==> flow/design.v (excerpt) <==
module my_chip (
    input logic [11:0] io_in,  
    output logic [11:0] io_out,  
    input logic clock,
    input logic reset  
);
    logic [7:0] data_in;
    logic enter, sw;
    logic rst;
    logic [1:0] operation;
    logic [4:0] data_out;
    logic finish, error;
    logic [3:0] index;
    Synchronizer sync1(.async(io_in[0]), .clock(clock), .sync(data_in[0]));
    Synchronizer sync2(.async(io_in[1]), .clock(clock), .sync(data_in[1]));
    Synchronizer sync3(.async(io_in[2]), .clock(clock), .sync(data_in[2]));
    Synchronizer sync4(.async(io_in[3]), .clock(clock), .sync(data_in[3]));
    Synchronizer sync5(.async(io_in[4]), .clock(clock), .sync(data_in[4]));
    Synchronizer sync6(.async(io_in[5]), .clock(clock), .sync(data_in[5]));
    Synchronizer sync7(.async(io_in[6]), .clock(clock), .sync(data_in[6]));
    Synchronizer sync8(.async(io_in[7]), .clock(clock), .sync(data_in[7]));
    Synchronizer sync9(.async(io_in[8]), .clock(clock), .sync(enter));
    Synchronizer sync10(.async(io_in[9]), .clock(clock), .sync(sw));
    Synchronizer sync11(.async(io_in[10]), .clock(clock), .sync(operation[0]));
    Synchronizer sync12(.async(io_in[11]), .clock(clock), .sync(operation[1]));
    Synchronizer sync13(.async(reset), .clock(clock), .sync(rst));
    assign io_out[4:0] = data_out[4:0];
    assign io_out[5] = finish;
    assign io_out[6] = error;
    assign io_out[10:7] = index[3:0];
    assign io_out[11] = 1'b0;
    Matrix_Calculator matrix_calculator(.data_in(data_in),
                                        .enter(enter),
                                        .sw(sw),
  ...
clock: 10.9 ns
lec_check: 0
cap_margin: 20
core_margin: 2
core_utilization: 23
cts_cluster_size: 30
gpl_routability_driven: 0
gpl_timing_driven: 0
hold_slack_margin: 0.28
max_routing_layer: met5
place_density_lb_addon: 0.19
setup_slack_margin: -1.0
slew_margin: 20
tns_end_percent: 35
run.sh (not shown) runs the stock make flow with config.mk's settings and CLKGATE_MAP_FILE=.
Edit:
--- a/flow/config.mk
+++ b/flow/config.mk
@@ -7,8 +7,9 @@
 export LEC_CHECK = 0
+export ABC_AREA = 1
 export CAP_MARGIN = 20
 export CORE_MARGIN = 2
-export CORE_UTILIZATION = 23
+export CORE_UTILIZATION = 72
 export CTS_CLUSTER_SIZE = 30
 export GPL_ROUTABILITY_DRIVEN = 0
-export GPL_TIMING_DRIVEN = 0
+export GPL_TIMING_DRIVEN = 1
 export HOLD_SLACK_MARGIN = 0.28
@@ -16,3 +17,3 @@
 export PLACE_DENSITY_LB_ADDON = 0.19
-export SETUP_SLACK_MARGIN = -1.0
+export SETUP_SLACK_MARGIN = 0.76
 export SLEW_MARGIN = 20
==> flow/constraint.sdc (replaced) <==
create_clock -name core_clock -period 4.19 [get_ports {clock}]
set_input_delay 0.8380 -clock core_clock [delete_from_list [all_inputs] [get_ports {clock}]]
set_output_delay 0.8380 -clock core_clock [all_outputs]
set_load 0.01 [all_outputs]
=> The changed run ran to the end with no violations. Clock-buffer cell count drops by 15. Cell count drops by 11%. Die size drops by 66%. Design area climbs by 1.7%. Total power climbs to 2.7 times its value. Worst setup slack got worse by 3.7 ns. Global-route usage climbs by 22 points. Wire length drops by 16%.
Edit:
--- a/flow/config.mk
+++ b/flow/config.mk
@@ -7,6 +7,5 @@
 export LEC_CHECK = 0
-export ABC_AREA = 1
 export CAP_MARGIN = 20
 export CORE_MARGIN = 2
-export CORE_UTILIZATION = 72
+export CORE_UTILIZATION = 68
 export CTS_CLUSTER_SIZE = 30
@@ -17,3 +16,3 @@
 export PLACE_DENSITY_LB_ADDON = 0.19
-export SETUP_SLACK_MARGIN = 0.76
+export SETUP_SLACK_MARGIN = 0.89
 export SLEW_MARGIN = 20
==> flow/constraint.sdc (replaced) <==
create_clock -name core_clock -period 6.28 [get_ports {clock}]
set_input_delay 1.2560 -clock core_clock [delete_from_list [all_inputs] [get_ports {clock}]]
set_output_delay 1.2560 -clock core_clock [all_outputs]
set_load 0.01 [all_outputs]
After rerunning: The new run produced a clean layout; synthesized cell count fell by 16%; routed wire length fell by 14%; clock power fell by 34%; final cell count fell by 16%.
Edit:
--- a/flow/config.mk
+++ b/flow/config.mk
@@ -7,12 +7,14 @@
 export LEC_CHECK = 0
+export ABC_AREA = 0
 export CAP_MARGIN = 20
+export CORE_ASPECT_RATIO = 0.9
 export CORE_MARGIN = 2
-export CORE_UTILIZATION = 68
-export CTS_CLUSTER_SIZE = 30
+export CORE_UTILIZATION = 72
+export CTS_CLUSTER_SIZE = 100
 export GPL_ROUTABILITY_DRIVEN = 0
 export GPL_TIMING_DRIVEN = 1
-export HOLD_SLACK_MARGIN = 0.28
+export HOLD_SLACK_MARGIN = -0.09
 export MAX_ROUTING_LAYER = met5
 export PLACE_DENSITY_LB_ADDON = 0.19
-export SETUP_SLACK_MARGIN = 0.89
+export SETUP_SLACK_MARGIN = 0.76
 export SLEW_MARGIN = 20
==> flow/constraint.sdc (replaced) <==
create_clock -name core_clock -period 3.89 [get_ports {clock}]
set_input_delay 0.7780 -clock core_clock [delete_from_list [all_inputs] [get_ports {clock}]]
set_output_delay 0.7780 -clock core_clock [all_outputs]
set_load 0.01 [all_outputs]
Effect: The new run finished with negative setup slack left. Count of clock-buffer cells in the layout stays the same. First-iteration DRC count rose by about 60%. Clock skew rose by 0.0050 ns.
Edit:
==> flow/config.mk (replaced) <==
export PLATFORM = sky130hd
export DESIGN_NAME = my_chip
export DESIGN_NICKNAME = my_chip
export VERILOG_FILES = /design/flow/design.v
export SDC_FILE = /design/flow/constraint.sdc
export NUM_CORES = 4
export LEC_CHECK = 0
export CAP_MARGIN = 20
export CORE_MARGIN = 2
export CORE_UTILIZATION = 39
export CTS_CLUSTER_SIZE = 30
export GPL_ROUTABILITY_DRIVEN = 0
export GPL_TIMING_DRIVEN = 1
export HOLD_SLACK_MARGIN = 0.26
export MAX_ROUTING_LAYER = met5
export PLACE_DENSITY_LB_ADDON = 0.19
export SLEW_MARGIN = 20
export TNS_END_PERCENT = 35
==> flow/constraint.sdc (replaced) <==
create_clock -name core_clock -period 9.65 [get_ports {clock}]
set_input_delay 1.9300 -clock core_clock [delete_from_list [all_inputs] [get_ports {clock}]]
set_output_delay 1.9300 -clock core_clock [all_outputs]
set_load 0.01 [all_outputs]
=> This time the run produced a clean layout; sequential power shrinks by 60%; core utilization fell by 41 points; count of clock-buffer cells in the layout went up by 9; routed wire length came out lower by 11%.
Edit:
==> flow/config.mk (replaced) <==
export PLATFORM = sky130hd
export DESIGN_NAME = my_chip
export DESIGN_NICKNAME = my_chip
export VERILOG_FILES = /design/flow/design.v
export SDC_FILE = /design/flow/constraint.sdc
export NUM_CORES = 4
export LEC_CHECK = 0
export CAP_MARGIN = 20
export CORE_MARGIN = 2
export CORE_UTILIZATION = 72
export SLEW_MARGIN = 20
==> flow/constraint.sdc (replaced) <==
create_clock -name core_clock -period 5.91 [get_ports {clock}]
set_input_delay 1.1820 -clock core_clock [delete_from_list [all_inputs] [get_ports {clock}]]
set_output_delay 1.1820 -clock core_clock [all_outputs]
set_load 0.01 [all_outputs]
First-iteration DRC count came out higher by 17%.
Core utilization came out higher by 36 points.
Total power came out higher by 56%.
Routed wire length came out lower by about 5%.
Hold slack hardly moves.
Global-route usage came out higher by 16 points.
Combinational power came out higher by about 60%.
Power and IR drop assume default switching activity.
